==> run a <==
// CLOCK_TOP
module CLOCK_TOP( 
	   SEG0, SEG1, SEG2, SEG3, SEG4, SEG5, SEG6, SEG7, LED, BUZ_OUT,
	   CLK50M, KEY1, KEY2, KEY3, SW0, SW1, SW2, SW3, SW4, SW5, KNOCK,
	   SENSOR, ROT_A, ROT_B
	   );
   input CLK50M, KEY1, KEY2, KEY3, SW0, SW1, SW2, SW3, SW4, SW5, KNOCK, SENSOR, ROT_A, ROT_B;
   output [6:0] SEG0, SEG1, SEG2, SEG3, SEG4, SEG5, SEG6, SEG7;
   output [17:0] LED;
   output 	 BUZ_OUT;
   wire 	 CLK1K, CLK10K, EN1K, EN10K, CLEAN_KEY1, CLEAN_KEY2, CLEAN_KEY3, CLEAN_SW1, CLEAN_SW2, CLEAN_SW3, CLEAN_SW4, CLEAN_SW5, ALARM, FIRE_ALARM, FIRE_VALID, PWM_ACT, FIRE_BUZ, KNOCK_LED_BUZ;
   wire [7:0] 	 SEC, MIN, HOUR, DAY;
   wire [7:0] 	 SEC_SET, MIN_SET, HOUR_SET, DAY_SET;
   wire [7:0] 	 SW_SEC, SW_MIN, SW_HOUR, SW_DAY;
   assign BUZ_OUT = (FIRE_VALID) ? FIRE_BUZ : KNOCK_LED_BUZ;
   GENCLK1K
     UGENCLK1K
       ( 
	.RSTN				(SW0),
	.CLK1K				(CLK1K),
	.EN1K				(EN1K),
	.CLK50M				(CLK50M));
   GENCLK10K
     UGENCLK10K
       ( 
	.RSTN					(SW0),
	.CLK10K				(CLK10K),
  ...
Settings: LEC_CHECK=0, CAP_MARGIN=35, CELL_PAD_IN_SITES_GLOBAL_PLACEMENT=0, CORE_MARGIN=8, CORE_UTILIZATION=54, GPL_ROUTABILITY_DRIVEN=0, GPL_TIMING_DRIVEN=1, PLACE_DENSITY_LB_ADDON=0.19, SLEW_MARGIN=20; clock period 6.87 ns.
run.sh (not shown) runs the stock make flow with config.mk's settings and CLKGATE_MAP_FILE=.
==> inputs of run b, as changes to run a <==
Settings changed: CAP_MARGIN 35 to 20, CELL_PAD_IN_SITES_GLOBAL_PLACEMENT 0 to unset, CORE_MARGIN 8 to 2, CORE_UTILIZATION 54 to 9, GPL_ROUTABILITY_DRIVEN 0 to unset, GPL_TIMING_DRIVEN 1 to unset, PLACE_DENSITY_LB_ADDON 0.19 to unset.
==> flow/constraint.sdc (replaced) <==
create_clock -name core_clock -period 30.1 [get_ports {CLK50M}]
set_input_delay 6.0200 -clock core_clock [delete_from_list [all_inputs] [get_ports {CLK50M}]]
set_output_delay 6.0200 -clock core_clock [all_outputs]
set_load 0.01 [all_outputs]
==> comparison <==
- Run b ran to the end with no violations. Run a completed with no timing, DRC or antenna violations.
- Synthesized cell count is the same in run b and run a.
- Against run b, the final cell count of run a is smaller by 47%.
- In area after synthesis, run a and run b do not differ.
- Against run b, the via count of run a is larger by 0.81%.
- The sequential power of run a is 4.4 times that of run b.
- In power, run a is at 4.3 times the value of run b.
- In run a the utilization is higher than in run b, by 50 points.
- Against run a, the critical path depth of run b is lower by 2.
==> figures <==
Sequential cell area in the final layout: run b 7880 µm²; run a 7880 µm²
Chip Area: run b 217,000 µm²; run a 41,800 µm²
Fraction of standard cell area in multi-input logic: run b 43.2%; run a 49.0%
Number of tap cells inserted: run b 2,821; run a 461
Placed cell areas: run b 23,300 µm²; run a 20,300 µm²
Horizontal die dimension: run b 466 µm; run a 204 µm
Clock network contribution to total cell area: run b 4.82%; run a 5.62%
Post-layout utilization of the core: run b 11.6%; run a 61.3%
Outcome: run b finished clean; run a finished clean
Overall via count from detail_route: run b 16.1k; run a 16.2k
Ratio of routed vias to standard cells: run b 3.17; run a 5.98
Net Sw Frac: run b 23.0%; run a 21.3%
Total power density per cell area: run b 36.2 nW/µm²; run a 179 nW/µm²
Clock slew at the register clock pins of the worst setup and hold paths: run b 70 ps; run a 60 ps
Data required time at the worst endpoint: run b 24,080 ps; run a 5500 ps
Worst-case setup margin in the final layout: run b 19,930 ps; run a 1730 ps
DR iter-0 viols: run b 1,021; run a 1,068


==> cedar: inputs <==
CLOCK_TOP again, from the RTL that the note above started with.
Settings: LEC_CHECK=0, ABC_AREA=1, CAP_MARGIN=30, CORE_MARGIN=2, CORE_UTILIZATION=72, CTS_CLUSTER_DIAMETER=30, CTS_CLUSTER_SIZE=49, MAX_ROUTING_LAYER=met4, MIN_ROUTING_LAYER=met1, PLACE_DENSITY_LB_ADDON=0.01, SETUP_SLACK_MARGIN=3.09, SLEW_MARGIN=30, TNS_END_PERCENT=5; clock period 10.4 ns.
==> pepper: changes against cedar <==
ABC_AREA = 0   (was 1)
CAP_MARGIN = 0   (was 30)
CTS_CLUSTER_DIAMETER = default   (was 30)
CTS_CLUSTER_SIZE = 14   (was 49)
PLACE_DENSITY_LB_ADDON = 0.06   (was 0.01)
SETUP_SLACK_MARGIN = 1.31   (was 3.09)
SLEW_MARGIN = 20   (was 30)
TNS_END_PERCENT = 65   (was 5)
==> flow/constraint.sdc (replaced) <==
create_clock -name core_clock -period 4.62 [get_ports {CLK50M}]
set_input_delay 0.9240 -clock core_clock [delete_from_list [all_inputs] [get_ports {CLK50M}]]
set_output_delay 0.9240 -clock core_clock [all_outputs]
set_load 0.01 [all_outputs]
==> qor summary <==
                                                                         cedar          pepper
Final weighted congestion of routability-driven global placement           0.930           0.885
Aggregate routed wire length                                            61400 µm        54600 µm
Synthesized area divided by synthesized cell count                      7.10 µm²        8.77 µm²
Placement Rows                                                                62              59
FF-to-FF path depth                                                           13               8
Area post-placement                                                    21900 µm²       20200 µm²
Util after Layout                                                          86.1%           86.0%
H-tree depth                                                                   3               2
Final worst clock skew                                                   29.5 ps         21.0 ps
Switching pwr                                                           0.789 mW         1.26 mW
Final critical-path share of the clock period                              58.9%           76.5%
Pre-Repair DR Iteration Count                                                  8              19
Clock insertion delay at the later pin of the skew report                 570 ps          540 ps
Comb_multi_in                                                               2186            1686
Detailed-routed wire length on met2                                     30200 µm        26600 µm
Pin count of the biggest net entering global routing                          90             108
Sequential group share of total power                                      32.6%           46.3%
Number of nets in the finished design                                       3136            2373
Power Clock                                                              2.49 mW         3.12 mW
CTS Buf Count                                                                 73              35
Status                                                            finished clean  finished clean
OpenROAD warnings                                                             68              72
Chip area                                                              30200 µm²       27900 µm²


==> job 7723: inputs <==
Starting RTL as in the previous note.
export LEC_CHECK = 0
export ABC_AREA = 0
export CAP_MARGIN = 30
export CORE_MARGIN = 2
export CORE_UTILIZATION = 72
export CTS_CLUSTER_SIZE = 80
export MAX_ROUTING_LAYER = met4
export MIN_ROUTING_LAYER = met1
export PLACE_DENSITY_LB_ADDON = 0.01
export SETUP_SLACK_MARGIN = 1.34
export SLEW_MARGIN = 20
export TNS_END_PERCENT = 65
create_clock -name core_clock -period 4.62 [get_ports {CLK50M}]
==> inputs of job 8862, as changes to job 7723 <==
Settings changed: ABC_AREA 0 to not set, CAP_MARGIN 30 to 20, CORE_UTILIZATION 72 to 61, CTS_CLUSTER_SIZE 80 to not set, MAX_ROUTING_LAYER met4 to not set, MIN_ROUTING_LAYER met1 to not set, PLACE_DENSITY_LB_ADDON 0.01 to not set, SETUP_SLACK_MARGIN 1.34 to not set, TNS_END_PERCENT 65 to not set.
==> flow/constraint.sdc (replaced) <==
create_clock -name core_clock -period 8.5 [get_ports {CLK50M}]
set_input_delay 1.7000 -clock core_clock [delete_from_list [all_inputs] [get_ports {CLK50M}]]
set_output_delay 1.7000 -clock core_clock [all_outputs]
set_load 0.01 [all_outputs]
==> inputs of job 2098, as changes to job 7723 <==
Settings changed: ABC_AREA 0 to 1, CORE_MARGIN 2 to 9, CTS_CLUSTER_SIZE 80 to 52, SETUP_SLACK_MARGIN 1.34 to 3.09, SLEW_MARGIN 20 to 30, TNS_END_PERCENT 65 to 5.
==> flow/constraint.sdc (replaced) <==
create_clock -name core_clock -period 10.4 [get_ports {CLK50M}]
set_input_delay 2.0800 -clock core_clock [delete_from_list [all_inputs] [get_ports {CLK50M}]]
set_output_delay 2.0800 -clock core_clock [all_outputs]
set_load 0.01 [all_outputs]
==> inputs of job 5759, as changes to job 7723 <==
Settings changed: CORE_MARGIN 2 to 3, CORE_UTILIZATION 72 to 71, CTS_CLUSTER_SIZE 80 to 14, PLACE_DENSITY_LB_ADDON 0.01 to 0.06, SETUP_SLACK_MARGIN 1.34 to 1.31.
==> results.ini <==
[grt]
grt_max_degree = 101

[placed_design]
place_congestion = 0.889

[critical_path]
crit_buf_inv = 2

[die]
die-area_um2 = 32900

[status]
status = finished clean

Source of the figures above: job 8862

==> results.ini <==
[status]
status = finished clean

[grt]
grt_max_degree = 82

[placed_design]
place_congestion = 0.952

[critical_path]
crit_buf_inv = 3

[die]
die-area_um2 = 35300

Source of the figures above: job 2098

==> results.ini <==
[status]
status = finished clean

[finish]
utilization_pct = 85.4

[grt]
grt_max_degree = 117

[die]
die-area_um2 = 29000

[critical_path]
end_kind = output pin
crit_buf_inv = 4

[placed_design]
place_congestion = 0.939

[final_timing]
worst_pin_slew_ps = 970

Source of the figures above: job 5759

==> results.ini <==
[grt]
grt_max_degree = 104

[synthesis]
synth_cell_types = 88
syn_area_um2 = 19200

[hold_path]
hold_path_class = flip-flop to asynchronous set/reset pin

[placed_design]
place_congestion = 0.915

[pwr]
vdd_drop_max_mv = 0.397

[status]
status = finished clean

[critical_path]
crit_buf_inv = 3

[die]
die-area_um2 = 27900

Source of the figures above: job 7723



==> run Y <==
Starting RTL as in the previous note.
clock: 9.31 ns
lec_check: 0
cap_margin: 20
core_aspect_ratio: 0.89
core_margin: 2
core_utilization: 43
cts_cluster_size: 31
gpl_routability_driven: 1
max_routing_layer: met4
place_density_lb_addon: 0.24
slew_margin: 20
==> inputs of run B, as changes to run Y <==
Settings changed: CORE_UTILIZATION 43 to 72, CTS_CLUSTER_DIAMETER set to 28, CTS_CLUSTER_SIZE 31 to 15, GPL_ROUTABILITY_DRIVEN 1 to unset, MAX_ROUTING_LAYER met4 to unset, PLACE_DENSITY_LB_ADDON 0.24 to 0.27, SETUP_SLACK_MARGIN set to 0.67.
==> flow/constraint.sdc (replaced) <==
create_clock -name core_clock -period 4.62 [get_ports {CLK50M}]
set_input_delay 0.9240 -clock core_clock [delete_from_list [all_inputs] [get_ports {CLK50M}]]
set_output_delay 0.9240 -clock core_clock [all_outputs]
set_load 0.01 [all_outputs]
==> inputs of run M, as changes to run Y <==
Settings changed: CORE_UTILIZATION 43 to 72, CTS_CLUSTER_DIAMETER set to 28, CTS_CLUSTER_SIZE 31 to 15, GPL_ROUTABILITY_DRIVEN 1 to unset, HOLD_SLACK_MARGIN set to -0.09, MAX_ROUTING_LAYER met4 to unset, PLACE_DENSITY_LB_ADDON 0.24 to 0.27, SETUP_SLACK_MARGIN set to 1.31.
==> flow/constraint.sdc (replaced) <==
create_clock -name core_clock -period 4.62 [get_ports {CLK50M}]
set_input_delay 0.9240 -clock core_clock [delete_from_list [all_inputs] [get_ports {CLK50M}]]
set_output_delay 0.9240 -clock core_clock [all_outputs]
set_load 0.01 [all_outputs]
==> inputs of run H, as changes to run Y <==
Settings changed: CORE_ASPECT_RATIO 0.89 to unset, CORE_UTILIZATION 43 to 40, CTS_CLUSTER_SIZE 31 to unset, GPL_ROUTABILITY_DRIVEN 1 to unset, MAX_ROUTING_LAYER met4 to unset, PLACE_DENSITY_LB_ADDON 0.24 to unset.
==> flow/constraint.sdc (replaced) <==
create_clock -name core_clock -period 20.0 [get_ports {CLK50M}]
set_input_delay 4.0000 -clock core_clock [delete_from_list [all_inputs] [get_ports {CLK50M}]]
set_output_delay 4.0000 -clock core_clock [all_outputs]
set_load 0.01 [all_outputs]
==> comparison table <==
|  | run H | run Y | run M | run B |
|---|---|---|---|---|
| Outcome | finished clean | finished clean | stopped before the end | finished clean |
| Last stage reached | - | - | global routing | - |
| Clock slew at reported path FFs | 50 ps | 60 ps | - | 50 ps |
| Combinational fraction of design power | 1.1% | 1.2% | - | 0.9% |
| Class of the worst hold path | reg -> async | reg -> async | - | reg -> async |
| Number of clock buffer instances in the layout | 54 | 51 | - | 93 |
| Final instance area | 21,890 um^2 | 21,700 um^2 | - | 22,690 um^2 |
| Die height | 222.9 um | 203.2 um | 157.9 um | 157.9 um |
| Tightest hold margin | 342.6 ps | 185.4 ps | - | 330.8 ps |
| Number of gates given a new drive strength after cts | 0 | 0 | 303 | 3 |
| Drt drc | 0 | 0 | - | 0 |
| Clk pwr share | 53.8% | 51.0% | - | 63.3% |
| Slew at the pin closest to its max-slew limit | 947.1 ps | 981.3 ps | - | 1026 ps |
| Crit Path Class | reg -> out | reg -> out | - | reg -> out |
| Post-synthesis to final-layout area growth | 14.20% | 13.18% | - | 18.38% |
| Total CTS buffers | 39 | 37 | 69 | 66 |
| Fraction of the cycle the final worst path needs | 41.27% | 59.61% | - | 85.94% |
| Setup violators final | 0 | 0 | - | 0 |
| Tally of filler cells in the layout | 4,552 | 4,093 | - | 1,311 |
| Post-detailed-routing wire length | 46.08 mm | 45.06 mm | - | 55.97 mm |
| CTS tree | done | done | - | done |


==> exp/willow: inputs <==
CLOCK_TOP again, from the RTL that the note above started with.
Settings: LEC_CHECK=0, CAP_MARGIN=20, CELL_PAD_IN_SITES_DETAIL_PLACEMENT=1, CORE_ASPECT_RATIO=1.02, CORE_MARGIN=9, CORE_UTILIZATION=34, CTS_CLUSTER_SIZE=91, HOLD_SLACK_MARGIN=0.04, SLEW_MARGIN=20, TNS_END_PERCENT=50; clock period 11.7 ns.
==> exp/tundra (differences from exp/willow) <==
CORE_UTILIZATION = 36   (was 34)
CTS_CLUSTER_SIZE = 62   (was 91)
GPL_ROUTABILITY_DRIVEN = 0   (was default)
HOLD_SLACK_MARGIN = default   (was 0.04)
MAX_ROUTING_LAYER = met4   (was default)
PLACE_DENSITY = 0.82   (was default)
SETUP_SLACK_MARGIN = 0.53   (was default)
==> flow/constraint.sdc (replaced) <==
create_clock -name core_clock -period 8.28 [get_ports {CLK50M}]
set_input_delay 1.6560 -clock core_clock [delete_from_list [all_inputs] [get_ports {CLK50M}]]
set_output_delay 1.6560 -clock core_clock [all_outputs]
set_load 0.01 [all_outputs]
==> results <==
Against exp/willow, the clock power of exp/tundra is higher by 25%. Against exp/tundra, the die size of exp/willow is higher by 5.4%. Setup slack: exp/willow is better than exp/tundra (2.7 ns). Against exp/willow, the clock skew of exp/tundra is higher by 0.0037 ns. Synthesized cell count is the same in exp/willow and exp/tundra. exp/willow went through all stages and came out clean. exp/tundra finished with timing, DRC and antenna clean. Synthesized area is the same in exp/willow and exp/tundra.


==> job 4635: inputs <==
Starting RTL as in the previous note.
==> flow/design.v (excerpt) <==
module CLOCK_TOP( 
	   SEG0, SEG1, SEG2, SEG3, SEG4, SEG5, SEG6, SEG7, LED, BUZ_OUT,
	   CLK50M, KEY1, KEY2, KEY3, SW0, SW1, SW2, SW3, SW4, SW5, KNOCK,
	   SENSOR, ROT_A, ROT_B
	   );
   input CLK50M, KEY1, KEY2, KEY3, SW0, SW1, SW2, SW3, SW4, SW5, KNOCK, SENSOR, ROT_A, ROT_B;
   output [6:0] SEG0, SEG1, SEG2, SEG3, SEG4, SEG5, SEG6, SEG7;
   output [17:0] LED;
   output 	 BUZ_OUT;
   wire 	 CLK1K, CLK10K, EN1K, EN10K, CLEAN_KEY1, CLEAN_KEY2, CLEAN_KEY3, CLEAN_SW1, CLEAN_SW2, CLEAN_SW3, CLEAN_SW4, CLEAN_SW5, ALARM, FIRE_ALARM, FIRE_VALID, PWM_ACT, FIRE_BUZ, KNOCK_LED_BUZ;
   wire [7:0] 	 SEC, MIN, HOUR, DAY;
   wire [7:0] 	 SEC_SET, MIN_SET, HOUR_SET, DAY_SET;
   wire [7:0] 	 SW_SEC, SW_MIN, SW_HOUR, SW_DAY;
   assign BUZ_OUT = (FIRE_VALID) ? FIRE_BUZ : KNOCK_LED_BUZ;
   GENCLK1K
     UGENCLK1K
       ( 
	.RSTN				(SW0),
	.CLK1K				(CLK1K),
	.EN1K				(EN1K),
	.CLK50M				(CLK50M));
   GENCLK10K
     UGENCLK10K
       ( 
	.RSTN					(SW0),
	.CLK10K				(CLK10K),
	.EN10K				(EN10K),
	.CLK50M				(CLK50M));
   DEBOUNCE #(.SET(1'b1))
   UDEBOUNCE_KEY1
     ( 
      .KEY_OUT				(CLEAN_KEY1),
      .KEY_IN				(KEY1),
      .RSTN				(SW0),
      .CLK				(CLK50M),
      .EN1K				(EN1K));
   DEBOUNCE #(.SET(1'b1))
   UDEBOUNCE_KEY2
     ( 
      .KEY_OUT				(CLEAN_KEY2),
      .KEY_IN				(KEY2),
      .RSTN				(SW0),
      .CLK				(CLK50M),
      .EN1K				(EN1K));
   DEBOUNCE #(.SET(1'b1))
   UDEBOUNCE_KEY3
     ( 
      .KEY_OUT				(CLEAN_KEY3),
      .KEY_IN				(KEY3),
      .RSTN				(SW0),
      .CLK				(CLK50M),
      .EN1K				(EN1K));
   DEBOUNCE #(.SET(1'b0))
   UDEBOUNCE_SW1
     ( 
      .KEY_OUT				(CLEAN_SW1),
      .KEY_IN				(SW1),
      .RSTN				(SW0),
      .CLK				(CLK50M),
      .EN1K				(EN1K));
   DEBOUNCE #(.SET(1'b0))
   UDEBOUNCE_SW2
     ( 
      .KEY_OUT				(CLEAN_SW2),
      .KEY_IN				(SW2),
      .RSTN				(SW0),
      .CLK				(CLK50M),
      .EN1K				(EN1K));
   DEBOUNCE #(.SET(1'b0))
   UDEBOUNCE_SW3
     ( 
      .KEY_OUT				(CLEAN_SW3),
      .KEY_IN				(SW3),
      .RSTN				(SW0),
      .CLK				(CLK50M),
      .EN1K				(EN1K));
   DEBOUNCE #(.SET(1'b0))
   UDEBOUNCE_SW4
     ( 
      .KEY_OUT				(CLEAN_SW4),
      .KEY_IN				(SW4),
      .RSTN				(SW0),
  ...
make LEC_CHECK=0 CAP_MARGIN=20 CELL_PAD_IN_SITES_DETAIL_PLACEMENT=1 CORE_ASPECT_RATIO=1.02 CORE_MARGIN=9 CORE_UTILIZATION=34 CTS_CLUSTER_SIZE=62 GPL_ROUTABILITY_DRIVEN=0 PLACE_DENSITY=0.82 SETUP_SLACK_MARGIN=0.53 SLEW_MARGIN=20 TNS_END_PERCENT=50 finish   # period 11.7 ns
==> job 2221 (differences from job 4635) <==
- ABC_AREA: default -> 1
- CELL_PAD_IN_SITES_DETAIL_PLACEMENT: 1 -> default
- CORE_ASPECT_RATIO: 1.02 -> default
- CORE_MARGIN: 9 -> 2
- CORE_UTILIZATION: 34 -> 72
- CTS_CLUSTER_SIZE: 62 -> 100
- GPL_ROUTABILITY_DRIVEN: 0 -> default
- PLACE_DENSITY: 0.82 -> default
- SETUP_SLACK_MARGIN: 0.53 -> default
- TNS_END_PERCENT: 50 -> default
==> flow/constraint.sdc (replaced) <==
create_clock -name core_clock -period 4.62 [get_ports {CLK50M}]
set_input_delay 0.9240 -clock core_clock [delete_from_list [all_inputs] [get_ports {CLK50M}]]
set_output_delay 0.9240 -clock core_clock [all_outputs]
set_load 0.01 [all_outputs]
==> summary of the runs <==
Against job 4635, the first-iteration DRC count of job 2221 is larger by 31%.
Against job 2221, the synthesized cell count of job 4635 is lower by 25%.
In job 4635 the via count is smaller than in job 2221, by 10%.
Between job 4635 and job 2221, the lower count of clock-buffer cells in the layout is in job 4635 (gap 3).
Worst hold slack: job 2221 is higher than job 4635 (0.00092 ns).
Against job 4635, the setup slack of job 2221 is worse by 4.6 ns.
In job 4635 the sequential share of layout area is higher than in job 2221, by 2.0 points.
Between job 4635 and job 2221, the lower critical path depth is in job 4635 (gap 3).
==> figures <==
|  | job 2221 | job 4635 |
|---|---|---|
| Power consumed by sequential cells | 2.75 mW | 1.09 mW |
| Clock edge transition at the registers on the reported setup and hold paths | 0.07 ns | 0.06 ns |
| Clock tree skew after final layout | 0.01299 ns | 0.03981 ns |
| Register fraction of the total cell area | 34.02% | 36.01% |
| Endpoint of the worst-slack reg-to-reg timing path | UKNOCK.ONE_SEC_CNT[6] | UMANSET.MIN_SET[4] |
| Result of the run | complete, no violations | complete, no violations |
| Number of clock-tree buffers in the layout | 53 | 50 |
| Final Net Count | 3107 | 2316 |
| Synthesized instance count | 2924 | 2186 |
| Number of vias after detailed routing | 20060 | 18000 |
| Global Route met1 Usage | 44.02% | 22.18% |
| DR WL/cell | 15.08 um | 22.00 um |
| Effective utilization at floorplan | 72.71% | 34.53% |
| Yosys cell count | 2924 | 2186 |
| Largest fanout of any net on the critical path | 56 | 63 |
| Clock latency reported for the late side of the worst-skew pair | 0.52 ns | 0.57 ns |
| Area of the placeable core | 0.02855 sq mm | 0.05552 sq mm |
| Chip Width | 173.8 um | 253.1 um |
No activity file was given, so power comes from the tool's default toggle rates.
